## Risc_32_bit
module Risc_32_bit
(
  input         clk       ,
  input         rst_n     ,
  output [31:0] imem_addr ,
  input  [31:0] imem_rdata,
  output [31:0] dmem_addr ,
  output [31:0] dmem_wdata,
  output        dmem_we   ,
  input  [31:0] dmem_rdata
);
  parameter ImmSelI = 3'b000;
  parameter ImmSelS = 3'b001;
  parameter ImmSelB = 3'b010;
  parameter ImmSelJ = 3'b011;
  parameter ImmSelU = 3'b100;
  parameter ImmSelR = 3'b111;
  wire [31:0] if_inst;
  wire [31:0] if_pc  ;
  wire [31:0] id_pc    ;
  wire [6:0]  id_opcode;
  wire [31:0] id_inst  ;
  wire [4:0]  id_rd    ;
  wire [4:0]  id_rs1   ;
  wire [4:0]  id_rs2   ;
  wire [2:0]  id_funct3;
  wire [6:0]  id_funct7;
  wire [2:0]  id_ImmSel;
  wire [31:0] id_imm   ;
  wire [1:0]  id_PCSel ;
  wire        id_BrUn  ;
  wire        id_ASel  ;
  wire        id_BSel  ;
  wire        id_MemRW ;
  wire        id_RegWEn;
  wire [1:0]  id_WBSel ;
  wire [3:0]  id_ALUSel;
  wire [31:0] id_DataA ;
  wire [31:0] id_DataB ;
  wire [31:0] id_jump_pc;
  wire [31:0] ex_imm         ;
  wire        ex_we          ;
  ...
Size in the first run: ~7100 cells after synthesis, about 1400 flip-flops, ~160 I/O pins, ~0.079 mm² of cells after synthesis.
Settings: LEC_CHECK=0, CAP_MARGIN=20, CORE_MARGIN=2, CORE_UTILIZATION=43, SLEW_MARGIN=20; clock period 4.41 ns.
run.sh (not shown) runs the stock make flow with config.mk's settings and CLKGATE_MAP_FILE=.
The starting point completed, yet does not pass: negative setup slack.
Next try:
CORE_UTILIZATION = 10   (was 43)
clock period = 11.5 ns   (was 4.41 ns; I/O delays follow)
Now the flow ran to the end with no violations.
Clock power went down by 62%.
Count of clock-buffer cells in the layout does not change.
Fmax went down by 32%.
Non-clock buffer count went down by 814.
Via count went down by 4.9%.
Routed wire length went down by 3.1%.
Power went down by 64%.
Core utilization went down by 41 points.
Cell area went up by 1.2%.
Next try:
CORE_UTILIZATION = 40   (was 10)
clock period = 7.85 ns   (was 11.5 ns; I/O delays follow)
The new run finished with timing, DRC and antenna clean.
Clock skew came out lower by 0.0052 ns.
Area after synthesis does not change.
Wire length is lower by 0.72%.
Clock-buffer cell count rises by 9.
Final area drops by 9.6%.
Combinational power came out higher by 46%.
Clock power goes up by 48%.
Setup slack gets worse by 3.1 ns.
Die size goes down by 75%.
Next try:
CORE_UTILIZATION = 57   (was 40)
clock period = 4.36 ns   (was 7.85 ns; I/O delays follow)
Now the flow completed, yet does not pass: negative setup slack.
Worst hold slack got worse by 0.11 ns.
Via count increases by 8.2%.
Clock skew goes down by 0.027 ns.
Wire length hardly moves.
Area after synthesis stays the same.

* * *

Starting RTL as in the previous note.
export LEC_CHECK = 0
export CAP_MARGIN = 20
export CORE_MARGIN = 2
export CORE_UTILIZATION = 40
export SLEW_MARGIN = 20
create_clock -name core_clock -period 8.5 [get_ports {clk}]
Edit:
Settings changed: CORE_UTILIZATION 40 to 13.
Clock period 8.5 ns to 12.7 ns, I/O delays scaled along.
What happened:
- hold slack improved by 3.1 ps
- setup slack improved by 4400 ps
- routed wire length increases by 5.4%

* * *

Risc_32_bit again, from the RTL that the note above started with.
==> flow/config.mk <==
export PLATFORM = sky130hd
export DESIGN_NAME = Risc_32_bit
export DESIGN_NICKNAME = Risc_32_bit
export VERILOG_FILES = /design/flow/design.v
export SDC_FILE = /design/flow/constraint.sdc
export NUM_CORES = 4
export LEC_CHECK = 0
export CAP_MARGIN = 25
export CELL_PAD_IN_SITES_GLOBAL_PLACEMENT = 2
export CORE_MARGIN = 2
export CORE_UTILIZATION = 27
export CTS_CLUSTER_DIAMETER = 127
export GPL_ROUTABILITY_DRIVEN = 0
export GPL_TIMING_DRIVEN = 0
export HOLD_SLACK_MARGIN = 0.25
export MAX_ROUTING_LAYER = met4
export SLEW_MARGIN = 20
export TNS_END_PERCENT = 60
==> flow/constraint.sdc <==
create_clock -name core_clock -period 13.2 [get_ports {clk}]
set_input_delay 2.6400 -clock core_clock [delete_from_list [all_inputs] [get_ports {clk}]]
set_output_delay 2.6400 -clock core_clock [all_outputs]
set_load 0.01 [all_outputs]
The baseline ran to the end with no violations.
Then changed:
==> flow/config.mk (replaced) <==
export PLATFORM = sky130hd
export DESIGN_NAME = Risc_32_bit
export DESIGN_NICKNAME = Risc_32_bit
export VERILOG_FILES = /design/flow/design.v
export SDC_FILE = /design/flow/constraint.sdc
export NUM_CORES = 4
export LEC_CHECK = 0
export CAP_MARGIN = 20
export CORE_MARGIN = 2
export CORE_UTILIZATION = 66
export CTS_CLUSTER_SIZE = 54
export SLEW_MARGIN = 20
==> flow/constraint.sdc (replaced) <==
create_clock -name core_clock -period 5.05 [get_ports {clk}]
set_input_delay 1.0100 -clock core_clock [delete_from_list [all_inputs] [get_ports {clk}]]
set_output_delay 1.0100 -clock core_clock [all_outputs]
set_load 0.01 [all_outputs]
Effect:
- The new run stopped in global routing with ODB-0269
- die area fell by 59%
- synthesized area is unchanged
- synthesized cell count is unchanged
Then changed:
--- a/flow/config.mk
+++ b/flow/config.mk
@@ -10,2 +10 @@
-export CORE_UTILIZATION = 66
-export CTS_CLUSTER_SIZE = 54
+export CORE_UTILIZATION = 40
==> flow/constraint.sdc (replaced) <==
create_clock -name core_clock -period 14.1 [get_ports {clk}]
set_input_delay 2.8200 -clock core_clock [delete_from_list [all_inputs] [get_ports {clk}]]
set_output_delay 2.8200 -clock core_clock [all_outputs]
set_load 0.01 [all_outputs]
Effect:
- This time the run went through all stages and came out clean
- area after synthesis is unchanged
- die size rises by well over a third
- synthesized cell count does not change

* * *

Risc_32_bit again, from the RTL that the note above started with.
make LEC_CHECK=0 CAP_MARGIN=30 CELL_PAD_IN_SITES_DETAIL_PLACEMENT=1 CORE_MARGIN=2 CORE_UTILIZATION=40 CTS_CLUSTER_SIZE=69 HOLD_SLACK_MARGIN=0.28 MAX_ROUTING_LAYER=met4 SETUP_SLACK_MARGIN=0.44 SLEW_MARGIN=15 TNS_END_PERCENT=50 finish   # period 8.5 ns
The baseline went through all stages and came out clean.
Rerun with:
==> flow/config.mk (replaced) <==
export PLATFORM = sky130hd
export DESIGN_NAME = Risc_32_bit
export DESIGN_NICKNAME = Risc_32_bit
export VERILOG_FILES = /design/flow/design.v
export SDC_FILE = /design/flow/constraint.sdc
export NUM_CORES = 4
export LEC_CHECK = 0
export CAP_MARGIN = 20
export CORE_MARGIN = 2
export CORE_UTILIZATION = 44
export SLEW_MARGIN = 20
==> flow/constraint.sdc (replaced) <==
create_clock -name core_clock -period 4.36 [get_ports {clk}]
set_input_delay 0.8720 -clock core_clock [delete_from_list [all_inputs] [get_ports {clk}]]
set_output_delay 0.8720 -clock core_clock [all_outputs]
set_load 0.01 [all_outputs]
=> This time the run finished but failed the layout checks on negative setup slack; clock skew grows by 0.021 ns; sequential power grows by 94%; clock-buffer cell count grows by 3; total power grows by 100%; flip-flop count is unchanged.
Rerun with:
--- a/flow/config.mk
+++ b/flow/config.mk
@@ -9,3 +9,5 @@
 export CORE_MARGIN = 2
-export CORE_UTILIZATION = 44
+export CORE_UTILIZATION = 61
+export CTS_CLUSTER_SIZE = 39
+export SETUP_SLACK_MARGIN = 1.11
 export SLEW_MARGIN = 20
Outcome: The new run completed and failed the layout checks on negative setup slack. Clock power drops by about 3%. Final area stays flat. Sequential share of layout area drops by 0.11 points.
Rerun with:
--- a/flow/config.mk
+++ b/flow/config.mk
@@ -9,5 +9,5 @@
 export CORE_MARGIN = 2
-export CORE_UTILIZATION = 61
-export CTS_CLUSTER_SIZE = 39
-export SETUP_SLACK_MARGIN = 1.11
+export CORE_UTILIZATION = 40
+export CTS_CLUSTER_SIZE = 69
+export HOLD_SLACK_MARGIN = 0.28
 export SLEW_MARGIN = 20
==> flow/constraint.sdc (replaced) <==
create_clock -name core_clock -period 8.5 [get_ports {clk}]
set_input_delay 1.7000 -clock core_clock [delete_from_list [all_inputs] [get_ports {clk}]]
set_output_delay 1.7000 -clock core_clock [all_outputs]
set_load 0.01 [all_outputs]
What happened: The new run produced a clean layout. Die size went up by 52%. Sequential power went down by 48%. Cell area went down by 7.7%. Flip-flop count does not change. Via count went down by 11%. Final cell count went up by 2.1%.
Rerun with:
--- a/flow/config.mk
+++ b/flow/config.mk
@@ -7,7 +7,15 @@
 export LEC_CHECK = 0
-export CAP_MARGIN = 20
+export CAP_MARGIN = 30
+export CELL_PAD_IN_SITES_DETAIL_PLACEMENT = 1
+export CELL_PAD_IN_SITES_GLOBAL_PLACEMENT = 2
 export CORE_MARGIN = 2
 export CORE_UTILIZATION = 40
-export CTS_CLUSTER_SIZE = 69
-export HOLD_SLACK_MARGIN = 0.28
-export SLEW_MARGIN = 20
+export CTS_CLUSTER_DIAMETER = 133
+export CTS_CLUSTER_SIZE = 15
+export GPL_TIMING_DRIVEN = 0
+export HOLD_SLACK_MARGIN = 0.29
+export MAX_ROUTING_LAYER = met4
+export MIN_ROUTING_LAYER = met2
+export SETUP_SLACK_MARGIN = 0.44
+export SLEW_MARGIN = 15
+export TNS_END_PERCENT = 50
=>
- The changed run failed in 5_1_grt
- die area does not change
- area after synthesis does not change
- synthesized cell count does not change
Rerun with:
==> flow/config.mk (replaced) <==
export PLATFORM = sky130hd
export DESIGN_NAME = Risc_32_bit
export DESIGN_NICKNAME = Risc_32_bit
export VERILOG_FILES = /design/flow/design.v
export SDC_FILE = /design/flow/constraint.sdc
export NUM_CORES = 4
export LEC_CHECK = 0
export CAP_MARGIN = 20
export CORE_MARGIN = 2
export CORE_UTILIZATION = 66
export SLEW_MARGIN = 20
==> flow/constraint.sdc (replaced) <==
create_clock -name core_clock -period 5.85 [get_ports {clk}]
set_input_delay 1.1700 -clock core_clock [delete_from_list [all_inputs] [get_ports {clk}]]
set_output_delay 1.1700 -clock core_clock [all_outputs]
set_load 0.01 [all_outputs]
Result:
- The new run completed with no timing, DRC or antenna violations
- area after synthesis does not change
- die area decreases by 39%
- synthesized cell count stays the same

* * *

Starting RTL as in the previous note.
clock: 7.58 ns
lec_check: 0
cap_margin: 20
cell_pad_in_sites_global_placement: 3
core_margin: 4
core_utilization: 71
cts_cluster_diameter: 395
cts_cluster_size: 33
gpl_routability_driven: 0
gpl_timing_driven: 1
place_density: 0.77
setup_slack_margin: 1.82
slew_margin: 20
The starting point never finished: it broke off in 3_1_place_gp_skip_io.
Then changed:
CELL_PAD_IN_SITES_GLOBAL_PLACEMENT = not set   (was 3)
CORE_MARGIN = 2   (was 4)
CORE_UTILIZATION = 66   (was 71)
CTS_CLUSTER_DIAMETER = not set   (was 395)
CTS_CLUSTER_SIZE = 54   (was 33)
GPL_ROUTABILITY_DRIVEN = not set   (was 0)
GPL_TIMING_DRIVEN = not set   (was 1)
PLACE_DENSITY = not set   (was 0.77)
SETUP_SLACK_MARGIN = not set   (was 1.82)
clock period = 5.07 ns   (was 7.58 ns; I/O delays follow)
=> The new run failed in 5_1_grt on ODB-0269. Synthesized area stays the same. Die size grows by 5.0%. Synthesized cell count stays the same.
Then changed:
ABC_AREA = 0   (was not set)
CELL_PAD_IN_SITES_DETAIL_PLACEMENT = 0   (was not set)
CORE_ASPECT_RATIO = 0.74   (was not set)
CORE_UTILIZATION = 72   (was 66)
CTS_CLUSTER_DIAMETER = 81   (was not set)
CTS_CLUSTER_SIZE = 47   (was 54)
PLACE_DENSITY_LB_ADDON = 0.0   (was not set)
SETUP_SLACK_MARGIN = 0.46   (was not set)
clock period = 3.37 ns   (was 5.07 ns; I/O delays follow)
Effect: The changed run did not get past 5_1_grt (GRT-0232); synthesized cell count stays the same; area after synthesis stays the same; die size is lower by 8.2%.
Then changed:
CAP_MARGIN = 5   (was 20)
CORE_ASPECT_RATIO = 1.07   (was 0.74)
CORE_UTILIZATION = 71   (was 72)
CTS_CLUSTER_SIZE = 86   (was 47)
PLACE_DENSITY_LB_ADDON = not set   (was 0.0)
SETUP_SLACK_MARGIN = 1.17   (was 0.46)
clock period = 4.79 ns   (was 3.37 ns; I/O delays follow)
The new run ended with an error in 5_1_grt (GRT-0232).
Synthesized area does not change.
Synthesized cell count does not change.
Die area came out higher by about 1.4%.
Then changed:
CAP_MARGIN = 10   (was 5)
CELL_PAD_IN_SITES_DETAIL_PLACEMENT = 2   (was 0)
CORE_ASPECT_RATIO = 0.74   (was 1.07)
CORE_MARGIN = 7   (was 2)
CORE_UTILIZATION = 19   (was 71)
CTS_CLUSTER_DIAMETER = 55   (was 81)
CTS_CLUSTER_SIZE = 61   (was 86)
GPL_ROUTABILITY_DRIVEN = 0   (was not set)
MAX_ROUTING_LAYER = met4   (was not set)
MIN_ROUTING_LAYER = met1   (was not set)
PLACE_DENSITY_LB_ADDON = 0.29   (was not set)
Result: With this change the flow ran to the end with violations: setup timing; synthesized cell count stays the same; die size climbs to 3.8 times its value; area after synthesis does not change.

* * *

Risc_32_bit again, from the RTL that the note above started with.
clock: 4.79 ns
lec_check: 0
abc_area: 0
cap_margin: 10
cell_pad_in_sites_detail_placement: 1
core_aspect_ratio: 0.74
core_margin: 7
core_utilization: 40
cts_cluster_diameter: 201
cts_cluster_size: 86
gpl_routability_driven: 0
min_routing_layer: met2
place_density_lb_addon: 0.29
setup_slack_margin: 1.17
slew_margin: 20
The baseline ended with an error in global routing, error GRT-0116.
Next try:
CAP_MARGIN = 20   (was 10)
CELL_PAD_IN_SITES_DETAIL_PLACEMENT = 0   (was 1)
CORE_MARGIN = 2   (was 7)
CORE_UTILIZATION = 70   (was 40)
CTS_CLUSTER_DIAMETER = 81   (was 201)
CTS_CLUSTER_SIZE = 47   (was 86)
GPL_ROUTABILITY_DRIVEN = unset   (was 0)
MIN_ROUTING_LAYER = unset   (was met2)
PLACE_DENSITY_LB_ADDON = unset   (was 0.29)
clock period = 3.37 ns   (was 4.79 ns; I/O delays follow)
After rerunning: The changed run never finished: it broke off in global routing; synthesized area does not change; die area is lower by about 45%; synthesized cell count is unchanged.
Power and IR drop assume default switching activity.
